$ cat flow/constraint.sdc
create_clock -name core_clock -period 6.0 [get_ports {i_clk}]
set_input_delay 1.2000 -clock core_clock [delete_from_list [all_inputs] [get_ports {i_clk}]]
set_output_delay 1.2000 -clock core_clock [all_outputs]
set_load 0.01 [all_outputs]
$ cat flow/run.sh
#!/bin/bash
# the make line also repeats each setting of config.mk as NAME=value (left out here)
make -C /OpenROAD-flow-scripts/flow DESIGN_CONFIG=/design/flow/config.mk WORK_HOME=/design/flow/orfs CLKGATE_MAP_FILE= finish
$ cat flow/config.mk
export PLATFORM = sky130hd
export DESIGN_NAME = cordic
export DESIGN_NICKNAME = cordic
export VERILOG_FILES = /design/flow/design.v
export SDC_FILE = /design/flow/constraint.sdc
export NUM_CORES = 4
export LEC_CHECK = 0
export CAP_MARGIN = 20
export CORE_MARGIN = 2
export CORE_UTILIZATION = 58
export SETUP_SLACK_MARGIN = -0.48
export SLEW_MARGIN = 20
export TNS_END_PERCENT = 5
$ cat flow/design.v
module cordic(
    input signed [29:0] i_angle,
    input i_clk,
    input i_rst,
    input i_start,
    output signed [29:0] o_sin,
    output signed [29:0] o_cos,
    output o_done
);
localparam WD_EXT = 28;
localparam WD_INT = 62;
localparam START_VAL = 64'h26dd3b6a10d79a00;
localparam max_i = 8'd62;
reg signed [WD_INT+1:0] x;
reg signed [WD_INT+1:0] y; 
reg signed [WD_INT+1:0] z; 
reg signed [WD_INT+1:0] angle;
reg done;
assign o_done = done;
assign o_sin = y[(WD_INT+1):(WD_INT-WD_EXT)];
assign o_cos = x[(WD_INT+1):(WD_INT-WD_EXT)];
reg [7:0] i;
reg [7:0] state;
localparam 
    s_rst = 8'b0,
    s_work = 8'b1;
wire [WD_INT+1:0] atan [WD_INT:0];
assign atan[0] = 	63'h3243f6a8885a3000;
assign atan[1] = 	63'h1dac670561bb4f00;
assign atan[2] = 	63'hfadbafc96406e80;
assign atan[3] = 	63'h7f56ea6ab0bdb80;
assign atan[4] = 	63'h3feab76e59fbd40;
assign atan[5] = 	63'h1ffd55bba976250;
assign atan[6] = 	63'hfffaaadddb94d8;
assign atan[7] = 	63'h7fff5556eeea5c;
assign atan[8] = 	63'h3fffeaaab7776e;
assign atan[9] = 	63'h1ffffd5555bbbc;
assign atan[10] = 	63'hfffffaaaaadde;
assign atan[11] = 	63'h7fffff555556e;
assign atan[12] = 	63'h3fffffeaaaaaa;
assign atan[13] = 	63'h1ffffffd55554;
assign atan[14] = 	63'hfffffffaaaaa;
assign atan[15] = 	63'h7fffffff5554;
assign atan[16] = 	63'h3fffffffeaaa;
assign atan[17] = 	63'h1ffffffffd54;
assign atan[18] = 	63'hfffffffffaa;
assign atan[19] = 	63'h7fffffffff4;
assign atan[20] = 	63'h3fffffffffe;
assign atan[21] = 	63'h1fffffffffe;
assign atan[22] = 	63'hfffffffffe;
assign atan[23] = 	63'h7ffffffffe;
assign atan[24] = 	63'h3ffffffffe;
assign atan[25] = 	63'h1ffffffffe;
assign atan[26] = 	63'hffffffffe;
assign atan[27] = 	63'h800000000;
assign atan[28] = 	63'h400000000;
assign atan[29] = 	63'h200000000;
assign atan[30] = 	63'h100000000;
assign atan[31] = 	63'h80000000;
assign atan[32] = 	63'h40000000;
assign atan[33] = 	63'h20000000;
assign atan[34] = 	63'h10000000;
assign atan[35] = 	63'h8000000;
assign atan[36] = 	63'h4000000;
assign atan[37] = 	63'h2000000;
assign atan[38] = 	63'h1000000;
assign atan[39] = 	63'h800000;
assign atan[40] = 	63'h400000;
assign atan[41] = 	63'h200000;
assign atan[42] = 	63'h100000;
assign atan[43] = 	63'h80000;
assign atan[44] = 	63'h40000;
assign atan[45] = 	63'h20000;
assign atan[46] = 	63'h10000;
assign atan[47] = 	63'h8000;
assign atan[48] = 	63'h4000;
assign atan[49] = 	63'h2000;
assign atan[50] = 	63'h1000;
assign atan[51] = 	63'h800;
assign atan[52] = 	63'h400;
assign atan[53] = 	63'h200;
assign atan[54] = 	63'h100;
assign atan[55] = 	63'h80;
assign atan[56] = 	63'h40;
assign atan[57] = 	63'h20;
assign atan[58] = 	63'h10;
assign atan[59] = 	63'h8;
assign atan[60] = 	63'h4;
assign atan[61] = 	63'h2;
assign atan[62] = 	63'h1;
always @(posedge i_clk) begin
    if(i_rst) begin
        x <= 0;
        y <= 0;
        done <= 0;
        i <= 0;
        state <= s_rst;
    end
    else begin
        case (state)
            s_rst: begin
                if(i_start) begin
                    angle <= i_angle <<< (WD_INT-WD_EXT);
                    state <= s_work;
                    i <= 0;
                    x <= START_VAL;
                    y <= 0;
                    z <= 0;
                    done <= 0;
                end
            end
            s_work: begin
                if (z<=angle) begin
                    z <= z + atan[i];
                    x <= x - (y>>>i);
                    y <= y + (x>>>i);
                end
                else begin
                    z <= z - atan[i];
                    x <= x + (y>>>i);
                    y <= y - (x>>>i);
                end
                i <= i+1;
                if(i == max_i) begin
                    done <= 1'b1;
                    state <= s_rst;
                end
            end
        endcase
    end
end
endmodule
==> results.sh, run 1 <==
# physical design summary
export IMPL_synthTopLogicFamily="AND-OR/OR-AND gates"
export IMPL_dieArea_um2=61600
export IMPL_root_buffer="clkbuf_16"
export IMPL_synthArstFlopShare_pct=0
export IMPL_top_cells_by_count="nor2_1, nand2_1, a21oi_1, o21ai_0, ha_1"
export IMPL_ys_seq_share_pct=16.2
export IMPL_ys_sh_aoi_pct=30.4
export IMPL_num_rows=89
export IMPL_yosys_area_um2=34600
export IMPL_clockBufferDepth=3
export IMPL_boundaryPins=94
export IMPL_synthTopCellsByArea="ha_1, edfxtp_1, dfxtp_1"
export IMPL_haltStage="global routing"
export IMPL_initial_core_util_pct=58.6
export IMPL_dp_cells=7038
export IMPL_chipHeight_um=248
export IMPL_ys_types=120
export IMPL_ys_dominant_reg_cell="dfxtp_1"
export IMPL_synth_top_area_share_pct=8.40
export IMPL_yosysMostFrequentCell="nor2_1"
export IMPL_avgSynthCellArea_um2=7.36
export IMPL_edf_count=94
export IMPL_synthXorXnorAreaFrac_pct=8.84
export IMPL_status="aborted with a tool error"
export IMPL_ctsHoldBuffers=0
export IMPL_clock_sinks=233
export IMPL_place_congestion=1.50
export IMPL_ys_sh_simple_pct=23.0
export IMPL_netlist_area_um2=34600
export IMPL_synthAdderAreaFrac_pct=8.57
export IMPL_largest_area_cell="ha_1"
export IMPL_cts_buffers_inserted=34
export IMPL_grt_ovfl_total=123
export IMPL_coreArea_um2=59000
export IMPL_cts_max_level=2
export IMPL_die_x_um=248
export IMPL_synth_warnings=1
export IMPL_portBuffers=93
export IMPL_stop_error="[ERROR GRT-0116] Global routing finished with congestion. Check the congestion regions in the DRC Viewer."
export IMPL_fp_nets=4967
export IMPL_synth_flops=233
export IMPL_yosys_stat_cells=4699
export IMPL_synthCells=4699
export IMPL_synthMuxAreaShare_pct=6.34
export IMPL_grtUsageTotal_pct=63.7
export IMPL_hpwl_um=137000
metal layers:
layer	GRT overflow	track usage, %
met1	1	65.8
met2	67	86.6
met3	4	39.9
met4	51	57.5
met5	0	19.4
timing repair:
action / 4_1_cts
cloned: 3
pin swaps: 94
endpoints found under the setup margin: 96
resized: 226
buffers inserted: 49
metrics by stage:
stage / hold WS, ns / utilization, % / instance area (um^2) / setup WS (ns)
global placement: 0.452 / 82.9 / 48900 / -1.26
CTS: 0.489 / 87.4 / 51600 / -0.902
detailed placement: 0.473 / 82.9 / 48900 / -1.57
floorplan: 0.456 / - / 34900 / -0.919
==> run 2: changes to the inputs <==
Settings changed: ABC_AREA set to 1, CORE_ASPECT_RATIO set to 0.5, CORE_UTILIZATION 58 to 72, CTS_CLUSTER_DIAMETER set to 333, PLACE_DENSITY set to 0.37, SETUP_SLACK_MARGIN -0.48 to -0.55, TNS_END_PERCENT 5 to unset.
Clock period 6.0 ns to 5.53 ns, I/O delays scaled along.
==> run 2 against run 1 <==
  * Synthesized area rose by 10%
  * Synthesized cell count rose by 45%
  * Die area fell by 11%
  * The flow again stops in global routing
==> results.sh, run 2 <==
# physical design summary
export IMPL_largest_area_cell="nand2_1"
export IMPL_chipHeight_um=167
export IMPL_root_buffer="clkbuf_16"
export IMPL_synthMuxAreaShare_pct=0.0263
export IMPL_synth_warnings=1
export IMPL_coreArea_um2=52100
export IMPL_avgSynthCellArea_um2=5.58
export IMPL_cts_buffers_inserted=25
export IMPL_ys_dominant_reg_cell="dfxtp_1"
export IMPL_synth_flops=233
export IMPL_num_rows=59
export IMPL_dieArea_um2=54800
export IMPL_portBuffers=93
export IMPL_ys_sh_simple_pct=42.6
export IMPL_fp_nets=7096
export IMPL_ctsHoldBuffers=0
export IMPL_clockBufferDepth=3
export IMPL_dpl_cell_area_um2=43900
export IMPL_synthTopLogicFamily="simple AND/OR/NAND/NOR gates"
export IMPL_synthCells=6828
export IMPL_ys_types=74
export IMPL_synthArstFlopShare_pct=0
export IMPL_edf_count=94
export IMPL_ys_sh_aoi_pct=18.4
export IMPL_synthXorXnorAreaFrac_pct=4.06
export IMPL_yosys_stat_cells=6828
export IMPL_top_cells_by_count="nand2_1, nand3_1, inv_1, nor2_1, a21oi_1"
export IMPL_clock_sinks=233
export IMPL_haltStage="global routing"
export IMPL_hpwl_um=123000
export IMPL_place_congestion=1.27
export IMPL_yosysMostFrequentCell="nand2_1"
export IMPL_dp_cells=7983
export IMPL_initial_core_util_pct=73.0
export IMPL_boundaryPins=94
export IMPL_cts_setup_buffers=0
export IMPL_yosys_area_um2=38100
export IMPL_synth_top_area_share_pct=18.6
export IMPL_post_cts_resized=0
export IMPL_status="aborted with a tool error"
export IMPL_netlist_area_um2=38100
export IMPL_die_x_um=329
export IMPL_cts_max_level=1
export IMPL_synthTopCellsByArea="nand2_1, nand3_1, a21oi_1"
export IMPL_synthAdderAreaFrac_pct=7.78
export IMPL_ys_seq_share_pct=14.7
-- run 2: metrics by stage --
stage / TNS [ns] / worst slack [ns] / util, %
floorplan: 0 / 0.241 / -
global placement: -3.10 / -0.217 / 84.2
detailed placement: -15.36 / -0.424 / 84.2
CTS: -22.90 / -0.464 / 85.8
==> run 3: changes to the inputs <==
Settings changed: ABC_AREA 1 to unset, CORE_ASPECT_RATIO 0.5 to unset, CORE_UTILIZATION 72 to 40, CTS_CLUSTER_DIAMETER 333 to unset, PLACE_DENSITY 0.37 to unset, SETUP_SLACK_MARGIN -0.55 to unset.
Clock period 5.53 ns to 11.5 ns, I/O delays scaled along.
==> run 3 against run 2 <==
  * Synthesized cell count is 31% lower
  * Synthesized area is 9.2% lower
  * The run now finishes clean
  * Die area is 62% higher
==> results.sh, run 3 <==
# physical design summary
export IMPL_cts_buffers_inserted=35
export IMPL_maxCapViolations=0
export IMPL_timing_final_crit_share_pct=86.1
export IMPL_relSlewSlack_pct=16.7
export IMPL_crit_family="simple AND/OR/NAND/NOR gates"
export IMPL_ys_sh_simple_pct=23.0
export IMPL_intPower_uw=3360
export IMPL_cpPeakStageDelay_ns=0.96
export IMPL_hold_ws_ns=0.508
export IMPL_pg_comb_uw=4490
export IMPL_drt_vias_per_instance=6.68
export IMPL_crit_cells=27
export IMPL_cp_required_ns=12.00
export IMPL_synthXorXnorAreaFrac_pct=8.84
export IMPL_status="finished clean"
export IMPL_area_delta_synth_final_pct=7.76
export IMPL_ys_dominant_reg_cell="dfxtp_1"
export IMPL_antenna_found_initial=4
export IMPL_max_vdd_ir_drop_mv=0.149
export IMPL_vias=38500
export IMPL_seq_cell_power_uw=1130
export IMPL_min_period_ns=9.90
export IMPL_cp_max_fo=60
export IMPL_synth_warnings=1
export IMPL_synthArstFlopShare_pct=0
export IMPL_ff2ff_setup_slack_ns=1.60
export IMPL_grt_max_degree=65
export IMPL_reg2reg_from="i[1]$_SDFFE_PP0P_"
export IMPL_fin_skew_ns=0.0243
export IMPL_startpoint="i[1]$_SDFFE_PP0P_"
export IMPL_fill_cells=8863
export IMPL_p_leak_uw=0.0152
export IMPL_endpoint="y[56]$_SDFFE_PP0P_"
export IMPL_critical_path_class="flip-flop to flip-flop"
export IMPL_post_cts_resized=0
export IMPL_cts_setup_buffers=0
export IMPL_path_clk_slew_ns=0.06
export IMPL_avgSynthCellArea_um2=7.36
export IMPL_antenna_left=0
export IMPL_rsz0062_at_grt="no"
export IMPL_synth_flops=233
export IMPL_drtIter0Drc=4791
export IMPL_worst_slew_pin_slew_ns=1.24
export IMPL_firstDrtPassIters=7
export IMPL_grt_ovfl_total=0
export IMPL_holdCritStartpoint="y[22]$_SDFFE_PP0P_"
export IMPL_cpMaxStageDelayCell="a221oi_1"
export IMPL_min_path_type="flip-flop to flip-flop"
export IMPL_power_share_clock_pct=16.2
export IMPL_edf_count=94
export IMPL_p_sw_share_pct=50.0
export IMPL_cellPowerDensity_nw_per_um2=180
export IMPL_combPwrFrac_pct=66.9
export IMPL_yosysMostFrequentCell="nor2_1"
export IMPL_use_met2_pct=59.0
export IMPL_ctsHoldBuffers=0
export IMPL_netlist_area_um2=34600
export IMPL_drc_errors=0
export IMPL_routed_wl_um=175000
export IMPL_largestPowerGroup="combinational logic"
export IMPL_drv_slew=0
export IMPL_fmax_mhz=101
export IMPL_critPathBufInv=2
export IMPL_synthAdderAreaFrac_pct=8.57
export IMPL_coreArea_um2=85400
export IMPL_synthMuxAreaShare_pct=6.34
export IMPL_die_x_um=298
export IMPL_gr_usage_met3_pct=9.64
export IMPL_boundaryPins=94
export IMPL_synthTopLogicFamily="AND-OR/OR-AND gates"
export IMPL_largest_area_cell="ha_1"
export IMPL_cts_max_level=2
export IMPL_top_cells_by_count="nor2_1, nand2_1, a21oi_1, o21ai_0, ha_1"
export IMPL_clockBufferDepth=3
export IMPL_root_buffer="clkbuf_16"
export IMPL_top_usage_layer="met2"
export IMPL_portBuffers=93
export IMPL_p_clk_uw=1090
export IMPL_synthCells=4699
export IMPL_cts_tree="yes"
export IMPL_ys_types=120
export IMPL_finalSetupTns_ns=0
export IMPL_r2r_end="y[56]$_SDFFE_PP0P_"
export IMPL_seq_area_um2=5620
export IMPL_clock_latency_ns=0.62
export IMPL_wl_per_cell_um=30.4
export IMPL_yosys_area_um2=34600
export IMPL_rr_worst_depth=27
export IMPL_grt_pass1_wl_um=253000
export IMPL_dieArea_um2=88800
export IMPL_start_kind="flip-flop"
export IMPL_initial_core_util_pct=40.5
export IMPL_fin_util_pct=43.6
export IMPL_groute_layer_met1_usage_pct=45.6
export IMPL_yosys_stat_cells=4699
export IMPL_setup_viol=0
export IMPL_arrival_ns=10.41
export IMPL_grtUsageTotal_pct=37.9
export IMPL_ys_seq_share_pct=16.2
export IMPL_logic_area_um2=26800
export IMPL_synthTopCellsByArea="ha_1, edfxtp_1, dfxtp_1"
export IMPL_warnings=35
export IMPL_ys_sh_aoi_pct=30.4
export IMPL_place_congestion=1.12
export IMPL_num_rows=107
export IMPL_nNetsFinal=4866
export IMPL_hold_path_endpoint="y[22]$_SDFFE_PP0P_"
export IMPL_synth_top_area_share_pct=8.40
export IMPL_chipHeight_um=298
export IMPL_end_kind="flip-flop"
export IMPL_holdPathStages=2
export IMPL_hold_violations=0
export IMPL_clock_sinks=233
export IMPL_grt_pass1_vias=36400
export IMPL_hpwl_um=136000
export IMPL_fp_nets=4967
export IMPL_seqPwrFrac_pct=16.9
export IMPL_p_sw_uw=3360
## run 3: through the flow
stage,setup slack (ns),cells,cell area [um^2],power [uW]
6_report,1.60,5766,37300,6720
5_1_grt,1.31,5765,37300,7170
4_1_cts,2.03,5765,37200,6640
3_5_place_dp,2.04,5705,36100,5510
3_3_place_gp,2.15,5705,36100,5520
2_1_floorplan,3.76,4699,34600,4360
## run 3: area by class of cell
type / instances / share of cell area, %
diodes: 1 / 0.00672
clock buffers: 49 / 2.71
clock inverters: 11 / 0.316
inverters: 118 / 1.19
multi-input cells: 4004 / 72.0
flip-flops and latches: 233 / 15.1
well taps: 1144 / 3.84
repair buffers: 206 / 4.80
## run 3: layer usage
| layer | part of all wire, % | vias to the layer above |
|---|---|---|
| li1 | - | 17400 |
| met1 | 39 | 18300 |
| met2 | 43 | 2215 |
| met3 | 9.4 | 612 |
| met4 | 8.3 | 4 |
| met5 | 0.0097 | - |
==> run 4: changes to the inputs <==
Settings changed: CORE_UTILIZATION 40 to 58, CTS_CLUSTER_DIAMETER set to 344, CTS_CLUSTER_SIZE set to 28, TNS_END_PERCENT set to 5.
Clock period 11.5 ns to 6.59 ns, I/O delays scaled along.
==> run 4 against run 3 <==
  * The run now fails in global routing
  * Synthesized cell count is the same
  * Die area shrank 31%
  * Synthesized area is the same
==> results.sh, run 4 <==
# physical design summary
export IMPL_status="aborted with a tool error"
export IMPL_haltStage="global routing"
export IMPL_stop_error="[ERROR GRT-0116] Global routing finished with congestion. Check the congestion regions in the DRC Viewer."
export IMPL_synthArstFlopShare_pct=0
export IMPL_largest_area_cell="ha_1"
export IMPL_ys_sh_simple_pct=23.0
export IMPL_ys_seq_share_pct=16.2
export IMPL_die_x_um=248
export IMPL_coreArea_um2=59000
export IMPL_yosys_area_um2=34600
export IMPL_ctsHoldBuffers=0
export IMPL_hpwl_um=132000
export IMPL_synthMuxAreaShare_pct=6.34
export IMPL_num_rows=89
export IMPL_grtUsageTotal_pct=58.8
export IMPL_cts_max_level=1
export IMPL_synthCells=4699
export IMPL_yosysMostFrequentCell="nor2_1"
export IMPL_synth_warnings=1
export IMPL_initial_core_util_pct=58.6
export IMPL_edf_count=94
export IMPL_synthXorXnorAreaFrac_pct=8.84
export IMPL_synthTopLogicFamily="AND-OR/OR-AND gates"
export IMPL_boundaryPins=94
export IMPL_place_congestion=1.54
export IMPL_synth_flops=233
export IMPL_clock_sinks=233
export IMPL_clockBufferDepth=3
export IMPL_ys_types=120
export IMPL_avgSynthCellArea_um2=7.36
export IMPL_fp_nets=4967
export IMPL_dp_cells=6721
export IMPL_synthAdderAreaFrac_pct=8.57
export IMPL_synthTopCellsByArea="ha_1, edfxtp_1, dfxtp_1"
export IMPL_root_buffer="clkbuf_16"
export IMPL_place_ws_ns=-1.32
export IMPL_netlist_area_um2=34600
export IMPL_grt_ovfl_total=17
export IMPL_ys_sh_aoi_pct=30.4
export IMPL_chipHeight_um=248
export IMPL_ys_dominant_reg_cell="dfxtp_1"
export IMPL_synth_top_area_share_pct=8.40
export IMPL_dieArea_um2=61600
export IMPL_portBuffers=93
export IMPL_top_cells_by_count="nor2_1, nand2_1, a21oi_1, o21ai_0, ha_1"
export IMPL_cts_buffers_inserted=12
export IMPL_yosys_stat_cells=4699
-- run 4: timing repair --
item / 4_1_cts
setup buffers: 29
gates cloned: 5
resized: 211
endpoints found under the setup margin: 86
pin swaps: 71
-- run 4: per-layer routing --
layer  global-route usage, %  GRT overflow
met1                    61.0             0
met2                    82.0             6
met3                    36.3             2
met4                    48.7             9
met5                    18.9             0
-- run 4: per-stage QoR --
step	instance area, um^2	TNS, ns
4_1_cts	48200	-4.42
3_5_place_dp	46600	-42.37
3_3_place_gp	46600	-33.39
2_1_floorplan	34900	-3.36
==> run 5: changes to the inputs <==
Settings changed: CELL_PAD_IN_SITES_GLOBAL_PLACEMENT set to 3, CORE_MARGIN 2 to 9, CORE_UTILIZATION 58 to 40, CTS_CLUSTER_DIAMETER 344 to 259, CTS_CLUSTER_SIZE 28 to unset, GPL_TIMING_DRIVEN set to 1, HOLD_SLACK_MARGIN set to 0.13, MAX_ROUTING_LAYER set to met4, PLACE_DENSITY set to 0.71, SETUP_SLACK_MARGIN set to 0.45, SLEW_MARGIN 20 to 25, TNS_END_PERCENT 5 to 65.
Clock period 6.59 ns to 11.0 ns, I/O delays scaled along.
==> run 5 against run 4 <==
  * The run now finishes clean
  * Synthesized cell count unchanged
  * Die area grew 58%
  * Synthesized area is the same
==> results.sh, run 5 <==
# physical design summary
export IMPL_maxCapViolations=0
export IMPL_p_sw_share_pct=51.1
export IMPL_top_cells_by_count="nor2_1, nand2_1, a21oi_1, o21ai_0, ha_1"
export IMPL_ff2ff_setup_slack_ns=1.01
export IMPL_nNetsFinal=4868
export IMPL_synthXorXnorAreaFrac_pct=8.84
export IMPL_place_congestion=1.17
export IMPL_cp_required_ns=11.44
export IMPL_critical_path_class="flip-flop to flip-flop"
export IMPL_num_rows=107
export IMPL_power_share_clock_pct=16.0
export IMPL_r2r_end="x[63]$_SDFFE_PP0P_"
export IMPL_ys_sh_aoi_pct=30.4
export IMPL_avgSynthCellArea_um2=7.36
export IMPL_cts_max_level=2
export IMPL_cp_max_fo=67
export IMPL_cellPowerDensity_nw_per_um2=193
export IMPL_cts_tree="yes"
export IMPL_firstDrtPassIters=9
export IMPL_synthArstFlopShare_pct=0
export IMPL_path_clk_slew_ns=0.06
export IMPL_rsz0062_at_grt="no"
export IMPL_postLayoutCellArea_um2=37400
export IMPL_ys_types=120
export IMPL_start_kind="flip-flop"
export IMPL_max_vdd_ir_drop_mv=0.112
export IMPL_synthAdderAreaFrac_pct=8.57
export IMPL_crit_family="simple AND/OR/NAND/NOR gates"
export IMPL_warnings=37
export IMPL_yosys_stat_cells=4699
export IMPL_setup_viol=0
export IMPL_hold_path_endpoint="done$_SDFFE_PP0P_"
export IMPL_chipHeight_um=312
export IMPL_grt_ovfl_total=0
export IMPL_fp_nets=4967
export IMPL_p_sw_uw=3690
export IMPL_die_x_um=312
export IMPL_seq_cell_power_uw=1230
export IMPL_hpwl_um=140000
export IMPL_finalPower_uw=7210
export IMPL_combPwrFrac_pct=66.9
export IMPL_rr_worst_depth=28
export IMPL_status="finished clean"
export IMPL_fmax_mhz=100
export IMPL_endpoint="x[63]$_SDFFE_PP0P_"
export IMPL_initial_core_util_pct=40.5
export IMPL_largestPowerGroup="combinational logic"
export IMPL_seqPwrFrac_pct=17.1
export IMPL_drv_slew=0
export IMPL_finalSetupTns_ns=0
export IMPL_clock_sinks=233
export IMPL_ys_sh_simple_pct=23.0
export IMPL_grt_pass1_wl_um=261000
export IMPL_edf_count=94
export IMPL_cts_setup_buffers=0
export IMPL_pg_comb_uw=4820
export IMPL_cpMaxStageDelayCell="a2111oi_2"
export IMPL_synthTopLogicFamily="AND-OR/OR-AND gates"
export IMPL_drc_errors=0
export IMPL_post_cts_resized=0
export IMPL_largest_area_cell="ha_1"
export IMPL_drtIter0Drc=5060
export IMPL_antenna_left=0
export IMPL_p_clk_uw=1160
export IMPL_wl_per_cell_um=31.4
export IMPL_synth_flops=233
export IMPL_startpoint="i[0]$_SDFFE_PP0P_"
export IMPL_antenna_found_initial=8
export IMPL_reg2reg_from="i[0]$_SDFFE_PP0P_"
export IMPL_arrival_ns=10.43
export IMPL_synthTopCellsByArea="ha_1, edfxtp_1, dfxtp_1"
export IMPL_timing_final_crit_share_pct=90.8
export IMPL_hold_violations=0
export IMPL_grt_max_degree=72
export IMPL_synthMuxAreaShare_pct=6.34
export IMPL_yosys_area_um2=34600
export IMPL_dpl_cell_area_um2=36100
export IMPL_vias=39200
export IMPL_coreArea_um2=85400
export IMPL_end_kind="flip-flop"
export IMPL_grt_pass1_vias=36700
export IMPL_holdCritStartpoint="done$_SDFFE_PP0P_"
export IMPL_seq_area_um2=5620
export IMPL_clock_latency_ns=0.58
export IMPL_ys_seq_share_pct=16.2
export IMPL_yosysMostFrequentCell="nor2_1"
export IMPL_worst_slew_pin_slew_ns=1.19
export IMPL_fin_util_pct=43.8
export IMPL_intPower_uw=3520
export IMPL_routed_wl_um=182000
export IMPL_crit_cells=28
export IMPL_fin_skew_ns=0.0233
export IMPL_portBuffers=93
export IMPL_ys_dominant_reg_cell="dfxtp_1"
export IMPL_drt_vias_per_instance=6.78
export IMPL_ctsHoldBuffers=0
export IMPL_root_buffer="clkbuf_16"
export IMPL_synth_top_area_share_pct=8.40
export IMPL_critPathBufInv=1
export IMPL_logic_area_um2=26900
export IMPL_area_delta_synth_final_pct=8.15
export IMPL_min_period_ns=9.99
export IMPL_synth_warnings=1
export IMPL_relSlewSlack_pct=20.0
export IMPL_clockBufferDepth=3
export IMPL_min_path_type="flip-flop to flip-flop"
export IMPL_p_leak_uw=0.0153
export IMPL_holdPathStages=2
export IMPL_synthCells=4699
export IMPL_grtUsageTotal_pct=36.3
export IMPL_cts_buffers_inserted=34
export IMPL_boundaryPins=94
export IMPL_cpPeakStageDelay_ns=1.03
export IMPL_dieArea_um2=97300
export IMPL_fill_cells=9004
export IMPL_netlist_area_um2=34600
## run 5: final cells by class
type	instances	share of cell area, %
clock inverters	21	0.572
well taps	1144	3.83
inverters	118	1.18
diodes	13	0.0870
flip-flops and latches	233	15.0
multi-input cells	4004	71.8
repair buffers	209	4.97
clock buffers	41	2.48
## run 5: metrics by stage
step,setup slack [ns],instances,hold WS [ns]
after global routing,0.518,5778,0.539
final,1.01,5783,0.482
after detailed placement,1.26,5705,0.473
after global placement,1.25,5705,0.465
after CTS,1.22,5767,0.487
after floorplan,3.26,4699,0.456
## run 5: metal layers
layer	vias to the layer above	routed length (um)	GRT usage [%]
li1	17400	-	-
met1	18900	73400	44.8
met2	2299	78800	54.8
met3	619	17400	8.45
met4	0	12000	19.3
met5	-	0	-
==> run 6: changes to the inputs <==
Settings changed: CELL_PAD_IN_SITES_GLOBAL_PLACEMENT 3 to unset, CORE_MARGIN 9 to 2, CORE_UTILIZATION 40 to 58, CTS_CLUSTER_DIAMETER 259 to unset, GPL_TIMING_DRIVEN 1 to unset, HOLD_SLACK_MARGIN 0.13 to -0.08, MAX_ROUTING_LAYER met4 to unset, PLACE_DENSITY 0.71 to unset, SETUP_SLACK_MARGIN 0.45 to 1.93, SLEW_MARGIN 25 to 20, TNS_END_PERCENT 65 to 5.
Clock period 11.0 ns to 6.73 ns, I/O delays scaled along.
==> run 6 against run 5 <==
  * The flow now stops in global routing
  * Synthesized area is the same
  * Die area fell by 37%
  * Synthesized cell count stayed put
==> results.sh, run 6 <==
# physical design summary
export IMPL_dieArea_um2=61600
export IMPL_ctsHoldBuffers=0
export IMPL_boundaryPins=94
export IMPL_synth_top_area_share_pct=8.40
export IMPL_clockBufferDepth=3
export IMPL_clock_sinks=233
export IMPL_synthAdderAreaFrac_pct=8.57
export IMPL_dp_cells=6676
export IMPL_ys_sh_simple_pct=23.0
export IMPL_hpwl_um=139000
export IMPL_synthTopCellsByArea="ha_1, edfxtp_1, dfxtp_1"
export IMPL_synthXorXnorAreaFrac_pct=8.84
export IMPL_edf_count=94
export IMPL_initial_core_util_pct=58.6
export IMPL_portBuffers=93
export IMPL_root_buffer="clkbuf_16"
export IMPL_coreArea_um2=59000
export IMPL_cts_max_level=1
export IMPL_status="aborted with a tool error"
export IMPL_synth_flops=233
export IMPL_place_congestion=1.29
export IMPL_synthCells=4699
export IMPL_avgSynthCellArea_um2=7.36
export IMPL_ys_seq_share_pct=16.2
export IMPL_synthArstFlopShare_pct=0
export IMPL_largest_area_cell="ha_1"
export IMPL_ys_sh_aoi_pct=30.4
export IMPL_grtUsageTotal_pct=72.8
export IMPL_yosys_stat_cells=4699
export IMPL_synthMuxAreaShare_pct=6.34
export IMPL_fp_nets=4967
export IMPL_ys_types=120
export IMPL_chipHeight_um=248
export IMPL_cts_buffers_inserted=31
export IMPL_yosys_area_um2=34600
export IMPL_yosysMostFrequentCell="nor2_1"
export IMPL_synthTopLogicFamily="AND-OR/OR-AND gates"
export IMPL_netlist_area_um2=34600
export IMPL_haltStage="global routing"
export IMPL_grt_ovfl_total=57
export IMPL_place_ws_ns=-0.790
export IMPL_stop_error="[ERROR GRT-0232] Routing congestion too high. Check the congestion heatmap in the GUI."
export IMPL_ys_dominant_reg_cell="dfxtp_1"
export IMPL_num_rows=89
export IMPL_synth_warnings=1
export IMPL_top_cells_by_count="nor2_1, nand2_1, a21oi_1, o21ai_0, ha_1"
export IMPL_die_x_um=248
-- run 6: repair_timing --
| item | 4_1_cts |
|---|---|
| pin swaps | 168 |
| gates cloned | 7 |
| setup buffers | 115 |
| resized | 386 |
| endpoints found under the hold margin | 0 |
| setup endpoints to repair | 176 |
-- run 6: metrics by stage --
step                      instance area (um^2)  hold WS, ns
after CTS                                50100        0.516
after floorplan                          35000        0.456
after global placement                   46400        0.459
after detailed placement                 46400        0.473
-- run 6: layer usage --
metal | GRT usage, % | GRT overflow
met1 | 72.5 | 2
met2 | 92.9 | 23
met3 | 54.0 | 3
met4 | 72.5 | 29
met5 | 22.6 | 0
==> run 7: changes to the inputs <==
Settings changed: CAP_MARGIN 20 to 30, CELL_PAD_IN_SITES_DETAIL_PLACEMENT set to 1, CELL_PAD_IN_SITES_GLOBAL_PLACEMENT set to 3, CORE_ASPECT_RATIO set to 0.82, CORE_UTILIZATION 58 to 64, CTS_CLUSTER_SIZE set to 45, GPL_TIMING_DRIVEN set to 0, HOLD_SLACK_MARGIN -0.08 to unset, MIN_ROUTING_LAYER set to met1, PLACE_DENSITY_LB_ADDON set to 0.05, SETUP_SLACK_MARGIN 1.93 to 1.74, SLEW_MARGIN 20 to 30, TNS_END_PERCENT 5 to 15.
Clock period 6.73 ns to 8.18 ns, I/O delays scaled along.
==> run 7 against run 6 <==
  * The run fails in global placement without I/O
  * Synthesized cell count unchanged
  * Die area down 9.2%
  * Synthesized area unchanged
==> results.sh, run 7 <==
# physical design summary
export IMPL_synthTopCellsByArea="ha_1, edfxtp_1, dfxtp_1"
export IMPL_netlist_area_um2=34600
export IMPL_dieArea_um2=55900
export IMPL_ys_seq_share_pct=16.2
export IMPL_num_rows=77
export IMPL_synth_warnings=1
export IMPL_yosys_area_um2=34600
export IMPL_synthArstFlopShare_pct=0
export IMPL_largest_area_cell="ha_1"
export IMPL_synthTopLogicFamily="AND-OR/OR-AND gates"
export IMPL_synthAdderAreaFrac_pct=8.57
export IMPL_synthXorXnorAreaFrac_pct=8.84
export IMPL_avgSynthCellArea_um2=7.36
export IMPL_top_cells_by_count="nor2_1, nand2_1, a21oi_1, o21ai_0, ha_1"
export IMPL_edf_count=94
export IMPL_synthCells=4699
export IMPL_coreArea_um2=53700
export IMPL_synth_top_area_share_pct=8.40
export IMPL_synthMuxAreaShare_pct=6.34
export IMPL_ys_dominant_reg_cell="dfxtp_1"
export IMPL_ys_types=120
export IMPL_yosys_stat_cells=4699
export IMPL_initial_core_util_pct=64.4
export IMPL_ys_sh_simple_pct=23.0
export IMPL_status="aborted with a tool error"
export IMPL_yosysMostFrequentCell="nor2_1"
export IMPL_ys_sh_aoi_pct=30.4
export IMPL_fp_nets=4967
export IMPL_stop_error="[ERROR FLW-0024] Place density exceeds 1.0 (current PLACE_DENSITY_LB_ADDON =  0.05). Please check if the value of  PLACE_DENSITY_LB_ADDON is between 0 and 0.99."
export IMPL_haltStage="global placement without I/O"
export IMPL_chipHeight_um=214
export IMPL_synth_flops=233
export IMPL_die_x_um=261
==> run 8: changes to the inputs <==
Settings changed: CAP_MARGIN 30 to 20, CELL_PAD_IN_SITES_GLOBAL_PLACEMENT 3 to 0, CORE_ASPECT_RATIO 0.82 to unset, CORE_UTILIZATION 64 to 33, CTS_CLUSTER_DIAMETER set to 272, CTS_CLUSTER_SIZE 45 to unset, MAX_ROUTING_LAYER set to met5, MIN_ROUTING_LAYER met1 to unset, PLACE_DENSITY set to 0.61, PLACE_DENSITY_LB_ADDON 0.05 to unset, SETUP_SLACK_MARGIN 1.74 to -0.55, TNS_END_PERCENT 15 to 85.
Clock period 8.18 ns to 11.4 ns, I/O delays scaled along.
==> run 8 against run 7 <==
  * Die area rose by 92%
  * Synthesized area unchanged
  * Synthesized cell count did not move
  * The layout now fails its checks (negative setup slack)
==> results.sh, run 8 <==
# physical design summary
export IMPL_endpoint="x[62]$_SDFFE_PP0P_"
export IMPL_place_ws_ns=0.118
export IMPL_critPathBufInv=6
export IMPL_cts_buffers_inserted=34
export IMPL_synthAdderAreaFrac_pct=8.57
export IMPL_clock_latency_ns=0.63
export IMPL_ctsHoldBuffers=0
export IMPL_ys_seq_share_pct=16.2
export IMPL_dpl_cell_area_um2=38300
export IMPL_end_kind="flip-flop"
export IMPL_grtUsageTotal_pct=46.3
export IMPL_portBuffers=92
export IMPL_synth_warnings=1
export IMPL_combPwrFrac_pct=69.9
export IMPL_cp_max_fo=10
export IMPL_crit_top_cell="buf_2"
export IMPL_fmax_mhz=83.3
export IMPL_drc_errors=0
export IMPL_synthArstFlopShare_pct=0
export IMPL_routed_wl_um=257000
export IMPL_status="finished with violations"
export IMPL_maxCapViolations=0
export IMPL_die_x_um=328
export IMPL_cts_tree="yes"
export IMPL_grt_pass1_vias=42300
export IMPL_avgSynthCellArea_um2=7.36
export IMPL_min_path_type="flip-flop to flip-flop"
export IMPL_boundaryPins=94
export IMPL_synth_flops=233
export IMPL_fin_skew_ns=0.0318
export IMPL_crit_family="AND-OR/OR-AND gates"
export IMPL_num_rows=118
export IMPL_setup_slack_ns=-0.604
export IMPL_yosysMostFrequentCell="nor2_1"
export IMPL_arrival_ns=12.52
export IMPL_grt_pass1_wl_um=349000
export IMPL_critical_path_class="flip-flop to flip-flop"
export IMPL_netlist_area_um2=34600
export IMPL_chipHeight_um=328
export IMPL_start_kind="flip-flop"
export IMPL_grt_ovfl_total=0
export IMPL_place_congestion=1.10
export IMPL_setup_viol=19
export IMPL_grt_max_degree=23
export IMPL_edf_count=94
export IMPL_yosys_area_um2=34600
export IMPL_dp_cells=6219
export IMPL_hold_violations=0
export IMPL_nNetsFinal=5143
export IMPL_fill_cells=12800
export IMPL_intPower_uw=3470
export IMPL_p_leak_uw=0.0162
export IMPL_relSlewSlack_pct=19.7
export IMPL_power_share_clock_pct=14.9
export IMPL_fp_nets=4967
export IMPL_ys_types=120
export IMPL_p_sw_share_pct=54.0
export IMPL_max_vdd_ir_drop_mv=0.179
export IMPL_post_cts_resized=0
export IMPL_p_clk_uw=1130
export IMPL_vias=42500
export IMPL_synthCells=4699
export IMPL_timing_final_crit_share_pct=105
export IMPL_worst_slew_pin_slew_ns=1.20
export IMPL_synthMuxAreaShare_pct=6.34
export IMPL_initial_core_util_pct=33.4
export IMPL_synthTopCellsByArea="ha_1, edfxtp_1, dfxtp_1"
export IMPL_drtIter0Drc=4728
export IMPL_area_delta_synth_final_pct=14.1
export IMPL_coreArea_um2=104000
export IMPL_cp_required_ns=11.92
export IMPL_ys_sh_simple_pct=23.0
export IMPL_cellPowerDensity_nw_per_um2=192
export IMPL_crit_cells=29
export IMPL_holdPathStages=2
export IMPL_rr_worst_depth=29
export IMPL_r2r_end="x[62]$_SDFFE_PP0P_"
export IMPL_postLayoutCellArea_um2=39400
export IMPL_largest_area_cell="ha_1"
export IMPL_p_sw_uw=4080
export IMPL_synth_top_area_share_pct=8.40
export IMPL_root_buffer="clkbuf_16"
export IMPL_ff2ff_setup_slack_ns=-0.60
export IMPL_cpMaxStageDelayCell="dfxtp_1"
export IMPL_drv_slew=0
export IMPL_cpPeakStageDelay_ns=0.89
export IMPL_seqPwrFrac_pct=15.2
export IMPL_seq_cell_power_uw=1150
export IMPL_hold_path_endpoint="y[22]$_SDFFE_PP0P_"
export IMPL_warnings=35
export IMPL_holdCritStartpoint="y[22]$_SDFFE_PP0P_"
export IMPL_yosys_stat_cells=4699
export IMPL_top_cells_by_count="nor2_1, nand2_1, a21oi_1, o21ai_0, ha_1"
export IMPL_firstDrtPassIters=7
export IMPL_so_faults="negative setup slack"
export IMPL_ys_sh_aoi_pct=30.4
export IMPL_antenna_found_initial=18
export IMPL_largestPowerGroup="combinational logic"
export IMPL_clock_sinks=233
export IMPL_synthXorXnorAreaFrac_pct=8.84
export IMPL_clockBufferDepth=3
export IMPL_cts_setup_buffers=0
export IMPL_drt_vias_per_instance=6.77
export IMPL_wl_per_cell_um=40.9
export IMPL_hpwl_um=208000
export IMPL_min_period_ns=12.00
export IMPL_dieArea_um2=107000
export IMPL_antenna_left=0
export IMPL_cts_max_level=2
export IMPL_synthTopLogicFamily="AND-OR/OR-AND gates"
export IMPL_path_clk_slew_ns=0.07
export IMPL_final_cells=6283
export IMPL_reg2reg_from="i[1]$_SDFFE_PP0P_"
export IMPL_ys_dominant_reg_cell="dfxtp_1"
export IMPL_startpoint="i[1]$_SDFFE_PP0P_"
export IMPL_pg_comb_uw=5280
run 8: final cells by class:
cell class | instances | area (um^2) | share of cell area, %
plain buffers | 344 | 1900 | 4.81
well taps | 1380 | 1730 | 4.38
clock inverters | 13 | 168 | 0.425
clock buffers | 45 | 912 | 2.31
repair buffers | 140 | 1620 | 4.10
multi-input cells | 4004 | 27100 | 68.6
inverters | 118 | 443 | 1.12
diodes | 6 | 15.0 | 0.0381
flip-flops and latches | 233 | 5610 | 14.2
run 8: routing by layer:
metal	wire (um)	track usage (%)
met1	101000	56.1
met2	108000	70.4
met3	24800	12.7
met4	22500	33.6
met5	84	0
run 8: stage by stage:
step	hold WS [ns]	TNS (ns)	util, %	total power (uW)
floorplan	0.456	0	-	4400
detailed placement	0.492	0	37.0	6220
finish	0.496	-5.02	38.1	7560
global route	0.528	-6.68	38.0	7880
global placement	0.482	-2.73	35.9	6040
CTS	0.501	0	38.0	7380
==> run 9: changes to the inputs <==
Settings changed: CELL_PAD_IN_SITES_DETAIL_PLACEMENT 1 to 2, CELL_PAD_IN_SITES_GLOBAL_PLACEMENT 0 to 1, CORE_ASPECT_RATIO set to 1.98, CORE_MARGIN 2 to 7, CORE_UTILIZATION 33 to 17, CTS_CLUSTER_DIAMETER 272 to 328, CTS_CLUSTER_SIZE set to 100, GPL_ROUTABILITY_DRIVEN set to 0, GPL_TIMING_DRIVEN 0 to unset, MAX_ROUTING_LAYER met5 to met4, MIN_ROUTING_LAYER set to met2, PLACE_DENSITY 0.61 to unset, SETUP_SLACK_MARGIN -0.55 to unset, SLEW_MARGIN 30 to 20, TNS_END_PERCENT 85 to 50.
Clock period 11.4 ns to 6.65 ns, I/O delays scaled along.
==> run 9 against run 8 <==
  * Synthesized area is the same
  * Synthesized cell count unchanged
  * The run now fails in global routing
  * Die area increased by 100%
==> results.sh, run 9 <==
# physical design summary
export IMPL_status="aborted with a tool error"
export IMPL_haltStage="global routing"
export IMPL_stop_error="[ERROR GRT-0116] Global routing finished with congestion. Check the congestion regions in the DRC Viewer."
export IMPL_synthXorXnorAreaFrac_pct=8.84
export IMPL_place_ws_ns=-2.46
export IMPL_edf_count=94
export IMPL_initial_core_util_pct=17.1
export IMPL_avgSynthCellArea_um2=7.36
export IMPL_ys_types=120
export IMPL_synth_warnings=1
export IMPL_synthAdderAreaFrac_pct=8.57
export IMPL_fp_nets=4967
export IMPL_synthMuxAreaShare_pct=6.34
export IMPL_chipHeight_um=649
export IMPL_yosys_area_um2=34600
export IMPL_dieArea_um2=217000
export IMPL_ys_sh_aoi_pct=30.4
export IMPL_boundaryPins=94
export IMPL_coreArea_um2=202000
export IMPL_grt_ovfl_total=2146
export IMPL_synthArstFlopShare_pct=0
export IMPL_synth_flops=233
export IMPL_clockBufferDepth=3
export IMPL_yosys_stat_cells=4699
export IMPL_dpl_cell_area_um2=53300
export IMPL_ctsHoldBuffers=0
export IMPL_ys_sh_simple_pct=23.0
export IMPL_die_x_um=334
export IMPL_yosysMostFrequentCell="nor2_1"
export IMPL_ys_dominant_reg_cell="dfxtp_1"
export IMPL_portBuffers=93
export IMPL_synthTopCellsByArea="ha_1, edfxtp_1, dfxtp_1"
export IMPL_largest_area_cell="ha_1"
export IMPL_netlist_area_um2=34600
export IMPL_synth_top_area_share_pct=8.40
export IMPL_root_buffer="clkbuf_16"
export IMPL_grtUsageTotal_pct=63.2
export IMPL_synthCells=4699
export IMPL_cts_buffers_inserted=6
export IMPL_top_cells_by_count="nor2_1, nand2_1, a21oi_1, o21ai_0, ha_1"
export IMPL_cts_max_level=1
export IMPL_synthTopLogicFamily="AND-OR/OR-AND gates"
export IMPL_ys_seq_share_pct=16.2
export IMPL_num_rows=232
export IMPL_clock_sinks=233
export IMPL_hpwl_um=249000
-- run 9: metal layers --
layer	overflow	GRT usage, %
met3	1301	64.1
met2	558	71.3
met1	-	-
met4	287	45.3
met5	-	-
-- run 9: stage by stage --
| step | std cells | power [uW] | utilization (%) | TNS (ns) | hold WS (ns) |
|---|---|---|---|---|---|
| floorplan | 4699 | 7620 | - | -0.932 | 0.456 |
| CTS | 9258 | 16200 | 28.1 | -31.92 | 0.620 |
| global placement | 9159 | 13500 | 26.4 | -120.16 | 0.519 |
| detailed placement | 9159 | 14500 | 26.4 | -164.78 | 0.590 |
-- run 9: timing repair --
action	CTS
buffers inserted	89
pin swaps	171
resized	501
gates cloned	5
endpoints found under the setup margin	144
==> run 10: changes to the inputs <==
Settings changed: CELL_PAD_IN_SITES_DETAIL_PLACEMENT 2 to 1, CELL_PAD_IN_SITES_GLOBAL_PLACEMENT 1 to 3, CTS_CLUSTER_DIAMETER 328 to 71, GPL_ROUTABILITY_DRIVEN 0 to 1.
==> run 10 against run 9 <==
  * The layout now fails its checks (negative setup slack)
  * Die area stayed put
  * Synthesized area stayed put
  * Synthesized cell count stayed put
==> results.sh, run 10 <==
# physical design summary
export IMPL_synthTopLogicFamily="AND-OR/OR-AND gates"
export IMPL_antenna_left=0
export IMPL_num_rows=232
export IMPL_pg_comb_uw=16600
export IMPL_ctsHoldBuffers=0
export IMPL_initial_core_util_pct=17.1
export IMPL_synth_top_area_share_pct=8.40
export IMPL_edf_count=94
export IMPL_portBuffers=93
export IMPL_die_x_um=334
export IMPL_grt_ovfl_total=0
export IMPL_chipHeight_um=649
export IMPL_startpoint="i[0]$_SDFFE_PP0P_"
export IMPL_maxCapViolations=0
export IMPL_hpwl_um=299000
export IMPL_crit_family="AND-OR/OR-AND gates"
export IMPL_nNetsFinal=7436
export IMPL_intPower_uw=10400
export IMPL_rsz0062_at_grt="yes"
export IMPL_cts_tree="yes"
export IMPL_status="finished with violations"
export IMPL_min_path_type="flip-flop to flip-flop"
export IMPL_grtUsageTotal_pct=49.5
export IMPL_clock_latency_ns=0.76
export IMPL_drv_slew=0
export IMPL_p_leak_uw=0.0297
export IMPL_path_clk_slew_ns=0.08
export IMPL_cts_max_level=1
export IMPL_power_share_clock_pct=9.9
export IMPL_dpl_cell_area_um2=57300
export IMPL_combPwrFrac_pct=80.5
export IMPL_fmax_mhz=130
export IMPL_ff2ff_setup_slack_ns=-1.06
export IMPL_crit_top_cell="buf_6"
export IMPL_min_period_ns=7.71
export IMPL_start_kind="flip-flop"
export IMPL_root_buffer="clkbuf_16"
export IMPL_setup_slack_ns=-1.06
export IMPL_p_clk_uw=2050
export IMPL_top_cells_by_count="nor2_1, nand2_1, a21oi_1, o21ai_0, ha_1"
export IMPL_critPathBufInv=15
export IMPL_grt_pass1_wl_um=466000
export IMPL_antenna_found_initial=2
export IMPL_endpoint="y[60]$_SDFFE_PP0P_"
export IMPL_seq_area_um2=5630
export IMPL_cellPowerDensity_nw_per_um2=312
export IMPL_max_vdd_ir_drop_mv=0.282
export IMPL_synthArstFlopShare_pct=0
export IMPL_ys_dominant_reg_cell="dfxtp_1"
export IMPL_boundaryPins=94
export IMPL_clockBufferDepth=3
export IMPL_cpMaxStageDelayCell="o211ai_1"
export IMPL_drt_vias_per_instance=7.12
export IMPL_place_ws_ns=-2.30
export IMPL_critical_path_class="flip-flop to flip-flop"
export IMPL_yosysMostFrequentCell="nor2_1"
export IMPL_ys_sh_simple_pct=23.0
export IMPL_holdPathStages=2
export IMPL_fill_cells=23900
export IMPL_p_sw_uw=10200
export IMPL_cp_max_fo=8
export IMPL_relSlewSlack_pct=22.2
export IMPL_cts_buffers_inserted=31
export IMPL_seqPwrFrac_pct=9.6
export IMPL_synthXorXnorAreaFrac_pct=8.84
export IMPL_warnings=38
export IMPL_cpPeakStageDelay_ns=0.47
export IMPL_yosys_area_um2=34600
export IMPL_hold_path_endpoint="done$_SDFFE_PP0P_"
export IMPL_synthMuxAreaShare_pct=6.34
export IMPL_grt_max_degree=92
export IMPL_worst_slew_pin_slew_ns=1.16
export IMPL_routed_wl_um=361000
export IMPL_holdCritStartpoint="done$_SDFFE_PP0P_"
export IMPL_place_congestion=1.17
export IMPL_logic_area_um2=31800
export IMPL_fin_skew_ns=0.0435
export IMPL_area_delta_synth_final_pct=91.3
export IMPL_largestPowerGroup="combinational logic"
export IMPL_yosys_stat_cells=4699
export IMPL_postLayoutCellArea_um2=66100
export IMPL_hold_violations=0
export IMPL_ys_sh_aoi_pct=30.4
export IMPL_synthAdderAreaFrac_pct=8.57
export IMPL_fp_nets=4967
export IMPL_wl_per_cell_um=36.4
export IMPL_firstDrtPassIters=7
export IMPL_coreArea_um2=202000
export IMPL_p_sw_share_pct=49.5
export IMPL_synthTopCellsByArea="ha_1, edfxtp_1, dfxtp_1"
export IMPL_seq_cell_power_uw=1980
export IMPL_avgSynthCellArea_um2=7.36
export IMPL_setup_viol=92
export IMPL_ys_seq_share_pct=16.2
export IMPL_synth_warnings=1
export IMPL_dieArea_um2=217000
export IMPL_rr_worst_depth=39
export IMPL_drtIter0Drc=13500
export IMPL_so_faults="negative setup slack"
export IMPL_fin_util_pct=32.8
export IMPL_synthCells=4699
export IMPL_synth_flops=233
export IMPL_timing_final_crit_share_pct=116
export IMPL_clock_sinks=233
export IMPL_crit_cells=39
export IMPL_end_kind="flip-flop"
export IMPL_netlist_area_um2=34600
export IMPL_grt_pass1_vias=77900
export IMPL_vias=70600
export IMPL_r2r_end="y[60]$_SDFFE_PP0P_"
export IMPL_arrival_ns=8.34
export IMPL_ys_types=120
export IMPL_cp_required_ns=7.28
export IMPL_reg2reg_from="i[0]$_SDFFE_PP0P_"
export IMPL_largest_area_cell="ha_1"
export IMPL_drc_errors=0
==> run 10: layer usage <==
metal  part of all wire, %  GRT usage [%]
met4                    17           27.2
met5                     0              -
met1                     0              -
met3                    29           43.2
met2                    54           65.0
==> run 10: area by class of cell <==
cell class / instances / area share (%)
multi-input combinational: 4004 / 48.1
timing repair buffer: 2780 / 35.7
sequential: 233 / 8.51
tap: 2691 / 5.09
clock buffer: 31 / 1.17
inverter: 118 / 0.704
clock inverter: 26 / 0.509
antenna: 39 / 0.148
==> run 10: timing repair <==
item,CTS,global route
resized,601,515
buffers inserted,129,128
setup endpoints to repair,136,122
pin swaps,176,238
gates cloned,5,10
==> run 10: metrics by stage <==
stage | TNS, ns | power, uW | hold WS, ns | std cells
2_1_floorplan | -0.932 | 7620 | 0.456 | 4699
3_3_place_gp | -162.81 | 15800 | 0.545 | 9569
3_5_place_dp | -150.67 | 15900 | 0.579 | 9570
4_1_cts | -43.97 | 19200 | 0.591 | 9758
5_1_grt | -61.04 | 21400 | 0.632 | 9891
6_report | -44.44 | 20600 | 0.592 | 9922
==> run 11: changes to the inputs <==
Settings changed: CELL_PAD_IN_SITES_GLOBAL_PLACEMENT 3 to unset, CORE_ASPECT_RATIO 1.98 to unset, CORE_MARGIN 7 to 2, CTS_CLUSTER_DIAMETER 71 to unset, GPL_ROUTABILITY_DRIVEN 1 to unset, MIN_ROUTING_LAYER met2 to unset, PLACE_DENSITY_LB_ADDON set to 0.24, SLEW_MARGIN 20 to 0, TNS_END_PERCENT 50 to unset.
Clock period 6.65 ns to 14.1 ns, I/O delays scaled along.
==> run 11 against run 10 <==
  * Largest power group unchanged
  * Die area shrank 4.6%
  * Synthesized area is the same
  * Routed wire length is 45% lower
  * Critical endpoint is now x[62]$_SDFFE_PP0P_
  * The run now finishes clean
  * Non-clock buffer count down 2578
  * Critical path depth fell by 12
==> results.sh, run 11 <==
# physical design summary
export IMPL_gr_usage_met3_pct=2.09
export IMPL_num_rows=165
export IMPL_start_kind="flip-flop"
export IMPL_ys_sh_simple_pct=23.0
export IMPL_cpPeakStageDelay_ns=0.69
export IMPL_avgSynthCellArea_um2=7.36
export IMPL_dpl_cell_area_um2=38000
export IMPL_endpoint="x[62]$_SDFFE_PP0P_"
export IMPL_synth_flops=233
export IMPL_firstDrtPassIters=6
export IMPL_drv_slew=0
export IMPL_worst_slew_pin_slew_ns=1.23
export IMPL_max_vdd_ir_drop_mv=0.0794
export IMPL_clockBufferDepth=3
export IMPL_cts_setup_buffers=0
export IMPL_synthTopLogicFamily="AND-OR/OR-AND gates"
export IMPL_vias=38400
export IMPL_intPower_uw=2830
export IMPL_cts_buffers_inserted=38
export IMPL_warnings=38
export IMPL_seqPwrFrac_pct=16.3
export IMPL_arrival_ns=10.58
export IMPL_critPathBufInv=4
export IMPL_relSlewSlack_pct=18.1
export IMPL_maxCapViolations=0
export IMPL_power_share_clock_pct=17.7
export IMPL_grt_pass1_vias=38300
export IMPL_yosys_area_um2=34600
export IMPL_portBuffers=93
export IMPL_holdCritStartpoint="y[22]$_SDFFE_PP0P_"
export IMPL_ys_dominant_reg_cell="dfxtp_1"
export IMPL_coreArea_um2=202000
export IMPL_end_kind="flip-flop"
export IMPL_synthArstFlopShare_pct=0
export IMPL_synthAdderAreaFrac_pct=8.57
export IMPL_place_ws_ns=4.29
export IMPL_grt_ovfl_total=0
export IMPL_timing_final_crit_share_pct=71.4
export IMPL_top_usage_layer="met2"
export IMPL_netlist_area_um2=34600
export IMPL_cpMaxStageDelayCell="or4b_1"
export IMPL_clock_latency_ns=0.64
export IMPL_path_clk_slew_ns=0.06
export IMPL_seq_cell_power_uw=943
export IMPL_synthMuxAreaShare_pct=6.34
export IMPL_hold_violations=0
export IMPL_p_sw_uw=2940
export IMPL_ctsHoldBuffers=0
export IMPL_startpoint="i[3]$_SDFFE_PP0P_"
export IMPL_root_buffer="clkbuf_16"
export IMPL_rsz0062_at_grt="no"
export IMPL_rr_worst_depth=27
export IMPL_ys_seq_share_pct=16.2
export IMPL_reg2reg_from="i[3]$_SDFFE_PP0P_"
export IMPL_setup_viol=0
export IMPL_postLayoutCellArea_um2=39300
export IMPL_grt_max_degree=105
export IMPL_p_leak_uw=0.0153
export IMPL_synthTopCellsByArea="ha_1, edfxtp_1, dfxtp_1"
export IMPL_post_cts_resized=0
export IMPL_drc_errors=0
export IMPL_edf_count=94
export IMPL_cellPowerDensity_nw_per_um2=147
export IMPL_cts_tree="yes"
export IMPL_hold_path_endpoint="y[22]$_SDFFE_PP0P_"
export IMPL_boundaryPins=94
export IMPL_die_x_um=455
export IMPL_fp_nets=4967
export IMPL_ys_types=120
export IMPL_top_cells_by_count="nor2_1, nand2_1, a21oi_1, o21ai_0, ha_1"
export IMPL_grtUsageTotal_pct=19.2
export IMPL_yosysMostFrequentCell="nor2_1"
export IMPL_largest_area_cell="ha_1"
export IMPL_ys_sh_aoi_pct=30.4
export IMPL_clock_sinks=233
export IMPL_cp_max_fo=48
export IMPL_status="finished clean"
export IMPL_antenna_left=0
export IMPL_min_path_type="flip-flop to flip-flop"
export IMPL_drtIter0Drc=3181
export IMPL_grt_pass1_wl_um=285000
export IMPL_fin_util_pct=19.5
export IMPL_p_clk_uw=1020
export IMPL_critical_path_class="flip-flop to flip-flop"
export IMPL_cts_max_level=2
export IMPL_ff2ff_setup_slack_ns=4.04
export IMPL_yosys_stat_cells=4699
export IMPL_fill_cells=24300
export IMPL_finalSetupTns_ns=0
export IMPL_min_period_ns=10.06
export IMPL_synthXorXnorAreaFrac_pct=8.84
export IMPL_groute_layer_met1_usage_pct=23.6
export IMPL_combPwrFrac_pct=66.0
export IMPL_fin_skew_ns=0.0289
export IMPL_routed_wl_um=200000
export IMPL_synth_top_area_share_pct=8.40
export IMPL_holdPathStages=2
export IMPL_p_sw_share_pct=51.0
export IMPL_nNetsFinal=4865
export IMPL_use_met2_pct=31.1
export IMPL_synth_warnings=1
export IMPL_chipHeight_um=455
export IMPL_dieArea_um2=207000
export IMPL_hpwl_um=158000
export IMPL_crit_family="simple AND/OR/NAND/NOR gates"
export IMPL_drt_vias_per_instance=5.25
export IMPL_r2r_end="x[62]$_SDFFE_PP0P_"
export IMPL_initial_core_util_pct=17.1
export IMPL_fmax_mhz=99.4
export IMPL_place_congestion=1.02
export IMPL_crit_cells=27
export IMPL_wl_per_cell_um=27.4
export IMPL_cp_required_ns=14.62
export IMPL_synthCells=4699
export IMPL_antenna_found_initial=7
export IMPL_area_delta_synth_final_pct=13.8
export IMPL_largestPowerGroup="combinational logic"
export IMPL_pg_comb_uw=3810
export IMPL_setup_slack_ns=4.04
-- run 11: area by class of cell --
type	instances	area, um^2	share of cell area (%)
antenna	2	5.00	0.0127
inverter	118	443	1.13
tap	2672	3340	8.50
clock buffer	50	1060	2.69
clock inverter	19	258	0.655
multi-input combinational	4004	26800	68.2
sequential	233	5620	14.3
timing repair buffer	202	1760	4.48
-- run 11: per-layer routing --
layer  wire length, um  vias to the layer above
li1                  -                    17400
met1             85600                    19300
met2             92900                     1282
met3              9770                      366
met4             11500                        0
met5                 0                        -
-- run 11: metrics by stage --
step	hold slack, ns	instances	total power, uW
final	0.529	7300	5770
after global routing	0.575	7299	6190
after CTS	0.542	7297	5780
after detailed placement	0.536	7228	4700
after global placement	0.503	7227	4690
after floorplan	0.456	4699	3560
==> run 12: changes to the inputs <==
Settings changed: CELL_PAD_IN_SITES_DETAIL_PLACEMENT 1 to unset, CORE_UTILIZATION 17 to 65, CTS_CLUSTER_SIZE 100 to unset, HOLD_SLACK_MARGIN set to -0.1, PLACE_DENSITY_LB_ADDON 0.24 to unset, SETUP_SLACK_MARGIN set to 1.41, SLEW_MARGIN 0 to 20, TNS_END_PERCENT set to 35.
Clock period 14.1 ns to 8.48 ns, I/O delays scaled along.
==> run 12 against run 11 <==
  * The run now fails in global routing
  * Synthesized area unchanged
  * Synthesized cell count unchanged
  * Die area decreased by 73%
==> results.sh, run 12 <==
# physical design summary
export IMPL_ys_sh_aoi_pct=30.4
export IMPL_netlist_area_um2=34600
export IMPL_grt_ovfl_total=1
export IMPL_ctsHoldBuffers=0
export IMPL_yosys_stat_cells=4699
export IMPL_ys_sh_simple_pct=23.0
export IMPL_haltStage="global routing"
export IMPL_hpwl_um=121000
export IMPL_edf_count=94
export IMPL_clockBufferDepth=3
export IMPL_ys_seq_share_pct=16.2
export IMPL_die_x_um=235
export IMPL_cts_buffers_inserted=29
export IMPL_ys_types=120
export IMPL_root_buffer="clkbuf_16"
export IMPL_initial_core_util_pct=65.8
export IMPL_avgSynthCellArea_um2=7.36
export IMPL_synthTopLogicFamily="AND-OR/OR-AND gates"
export IMPL_ys_dominant_reg_cell="dfxtp_1"
export IMPL_chipHeight_um=235
export IMPL_top_cells_by_count="nor2_1, nand2_1, a21oi_1, o21ai_0, ha_1"
export IMPL_boundaryPins=94
export IMPL_synth_warnings=1
export IMPL_grtUsageTotal_pct=64.9
export IMPL_fp_nets=4967
export IMPL_place_congestion=1.38
export IMPL_synthCells=4699
export IMPL_cts_max_level=1
export IMPL_num_rows=84
export IMPL_synthMuxAreaShare_pct=6.34
export IMPL_yosys_area_um2=34600
export IMPL_synthArstFlopShare_pct=0
export IMPL_synthAdderAreaFrac_pct=8.57
export IMPL_coreArea_um2=52600
export IMPL_synthTopCellsByArea="ha_1, edfxtp_1, dfxtp_1"
export IMPL_stop_error="[ERROR GRT-0232] Routing congestion too high. Check the congestion heatmap in the GUI."
export IMPL_status="aborted with a tool error"
export IMPL_largest_area_cell="ha_1"
export IMPL_synthXorXnorAreaFrac_pct=8.84
export IMPL_synth_top_area_share_pct=8.40
export IMPL_clock_sinks=233
export IMPL_dieArea_um2=55000
export IMPL_portBuffers=93
export IMPL_yosysMostFrequentCell="nor2_1"
export IMPL_synth_flops=233
export IMPL_dpl_cell_area_um2=36800
[run 12: metal layers]
| metal | global-route usage [%] | GRT overflow |
|---|---|---|
| met1 | 68.5 | 0 |
| met2 | 86.6 | 1 |
| met3 | 34.8 | 0 |
| met4 | 58.2 | 0 |
| met5 | - | - |
[run 12: through the flow]
step	total power [uW]	hold slack, ns	instances	setup slack (ns)
4_1_cts	9240	0.499	5534	1.34
3_3_place_gp	7360	0.454	5385	0.389
2_1_floorplan	5920	0.456	4699	1.32
3_5_place_dp	7490	0.467	5385	0.255
[run 12: timing repair]
| action | CTS |
|---|---|
| pin swaps | 70 |
| setup endpoints to repair | 93 |
| setup buffers | 85 |
| resized | 268 |
| gates cloned | 10 |
==> run 13: changes to the inputs <==
Settings changed: ABC_AREA set to 1, CAP_MARGIN 20 to 30, CELL_PAD_IN_SITES_DETAIL_PLACEMENT set to 2, CORE_UTILIZATION 65 to 21, CTS_CLUSTER_SIZE set to 38, GPL_ROUTABILITY_DRIVEN set to 0, GPL_TIMING_DRIVEN set to 1, HOLD_SLACK_MARGIN -0.1 to 0.23, MAX_ROUTING_LAYER met4 to unset, PLACE_DENSITY_LB_ADDON set to 0.14, SETUP_SLACK_MARGIN 1.41 to unset, TNS_END_PERCENT 35 to 50.
Clock period 8.48 ns to 12.8 ns, I/O delays scaled along.
==> run 13 against run 12 <==
  * The run now finishes clean
  * Die area went up to 3.4 times the previous value
  * Synthesized area grew 10%
  * Synthesized cell count is 45% higher
==> results.sh, run 13 <==
# physical design summary
export IMPL_clock_sinks=233
export IMPL_postLayoutCellArea_um2=42000
export IMPL_grt_max_degree=89
export IMPL_nNetsFinal=6925
export IMPL_min_path_type="flip-flop to flip-flop"
export IMPL_chipHeight_um=430
export IMPL_ctsHoldBuffers=0
export IMPL_crit_family="simple AND/OR/NAND/NOR gates"
export IMPL_fp_nets=7096
export IMPL_cts_buffers_inserted=38
export IMPL_reg2reg_from="i[2]$_SDFFE_PP0P_"
export IMPL_fin_skew_ns=0.0476
export IMPL_cpPeakStageDelay_ns=1.05
export IMPL_setup_viol=0
export IMPL_gr_usage_met3_pct=1.62
export IMPL_max_vdd_ir_drop_mv=0.0953
export IMPL_endpoint="z[47]$_SDFFCE_PN0P_"
export IMPL_fill_cells=22700
export IMPL_num_rows=156
export IMPL_edf_count=94
export IMPL_netlist_area_um2=38100
export IMPL_hold_path_endpoint="y[8]$_SDFFE_PP0P_"
export IMPL_dpl_cell_area_um2=40700
export IMPL_ys_types=74
export IMPL_final_cells=9056
export IMPL_use_met2_pct=36.4
export IMPL_avgSynthCellArea_um2=5.58
export IMPL_place_ws_ns=3.81
export IMPL_ys_seq_share_pct=14.7
export IMPL_setup_slack_ns=3.66
export IMPL_coreArea_um2=180000
export IMPL_area_delta_synth_final_pct=10.2
export IMPL_yosys_stat_cells=6828
export IMPL_p_sw_uw=4030
export IMPL_finalSetupTns_ns=0
export IMPL_dp_cells=8984
export IMPL_largestPowerGroup="combinational logic"
export IMPL_hpwl_um=169000
export IMPL_holdPathStages=2
export IMPL_warnings=35
export IMPL_path_clk_slew_ns=0.06
export IMPL_ff2ff_setup_slack_ns=3.66
export IMPL_synthXorXnorAreaFrac_pct=4.06
export IMPL_root_buffer="clkbuf_16"
export IMPL_synthTopCellsByArea="nand2_1, nand3_1, a21oi_1"
export IMPL_cp_max_fo=57
export IMPL_drtIter0Drc=3052
export IMPL_pg_comb_uw=4790
export IMPL_insertedDiodeCount=0
export IMPL_synthTopLogicFamily="simple AND/OR/NAND/NOR gates"
export IMPL_boundaryPins=94
export IMPL_synthMuxAreaShare_pct=0.0263
export IMPL_antenna_found_initial=2
export IMPL_startpoint="i[2]$_SDFFE_PP0P_"
export IMPL_finalPower_uw=6920
export IMPL_cp_required_ns=13.19
export IMPL_synthArstFlopShare_pct=0
export IMPL_yosys_area_um2=38100
export IMPL_firstDrtPassIters=7
export IMPL_intPower_uw=2890
export IMPL_drt_vias_per_instance=5.17
export IMPL_critical_path_class="flip-flop to flip-flop"
export IMPL_yosysMostFrequentCell="nand2_1"
export IMPL_drv_slew=0
export IMPL_vias=46800
export IMPL_post_cts_resized=0
export IMPL_combPwrFrac_pct=69.2
export IMPL_p_clk_uw=1070
export IMPL_min_period_ns=9.14
export IMPL_arrival_ns=9.52
export IMPL_cellPowerDensity_nw_per_um2=165
export IMPL_top_cells_by_count="nand2_1, nand3_1, inv_1, nor2_1, a21oi_1"
export IMPL_synthAdderAreaFrac_pct=7.78
export IMPL_r2r_end="z[47]$_SDFFCE_PN0P_"
export IMPL_drc_errors=0
export IMPL_synth_top_area_share_pct=18.6
export IMPL_end_kind="flip-flop"
export IMPL_critPathBufInv=6
export IMPL_grt_pass1_wl_um=310000
export IMPL_start_kind="flip-flop"
export IMPL_hold_violations=0
export IMPL_rsz0062_at_grt="no"
export IMPL_cts_setup_buffers=0
export IMPL_cts_max_level=2
export IMPL_routed_wl_um=206000
export IMPL_synthCells=6828
export IMPL_power_share_clock_pct=15.5
export IMPL_initial_core_util_pct=21.1
export IMPL_fmax_mhz=109
export IMPL_status="finished clean"
export IMPL_seq_cell_power_uw=1060
export IMPL_largest_area_cell="nand2_1"
export IMPL_holdCritStartpoint="y[8]$_SDFFE_PP0P_"
export IMPL_grt_pass1_vias=49000
export IMPL_portBuffers=93
export IMPL_p_leak_uw=0.0208
export IMPL_cpMaxStageDelayCell="nor2_2"
export IMPL_crit_cells=32
export IMPL_cts_tree="yes"
export IMPL_dieArea_um2=185000
export IMPL_timing_final_crit_share_pct=71.4
export IMPL_p_sw_share_pct=58.2
export IMPL_clock_latency_ns=0.64
export IMPL_top_usage_layer="met2"
export IMPL_antenna_left=0
export IMPL_clockBufferDepth=3
export IMPL_ys_sh_simple_pct=42.6
export IMPL_maxCapViolations=0
export IMPL_wl_per_cell_um=22.8
export IMPL_groute_layer_met1_usage_pct=29.2
export IMPL_grt_ovfl_total=0
export IMPL_relSlewSlack_pct=35.7
export IMPL_rr_worst_depth=32
export IMPL_crit_top_cell="nand2_1"
export IMPL_worst_slew_pin_slew_ns=0.963
export IMPL_die_x_um=430
export IMPL_synth_flops=233
export IMPL_seqPwrFrac_pct=15.3
export IMPL_grtUsageTotal_pct=21.6
export IMPL_ys_sh_aoi_pct=18.4
export IMPL_synth_warnings=1
export IMPL_ys_dominant_reg_cell="dfxtp_1"
-- run 13: layout make-up --
class                           count  area, um^2  area share [%]
Clock buffer                       60        1140            2.71
Inverter                          798        3010            7.18
Sequential cell                   233        5620            13.4
Tap cell                         2370        2970            7.07
Clock inverter                      9        88.8           0.212
Timing Repair Buffer              137        1320            3.15
Multi-Input combinational cell   5449       27800            66.3
-- run 13: stage by stage --
stage / hold WS, ns / util [%]
CTS: 0.504 / 23.2
global placement: 0.481 / 22.5
floorplan: 0.455 / -
detailed placement: 0.491 / 22.6
finish: 0.500 / 23.3
global route: 0.535 / 23.3
-- run 13: metal layers --
layer | up-vias | routed length [um] | share of wire, %
met5 | - | 0 | 0
met4 | 0 | 6700 | 3.3
met3 | 268 | 6640 | 3.2
met2 | 854 | 96100 | 47
met1 | 23300 | 96800 | 47
li1 | 22300 | - | -
No activity file was given, so power comes from the tool's default toggle rates.
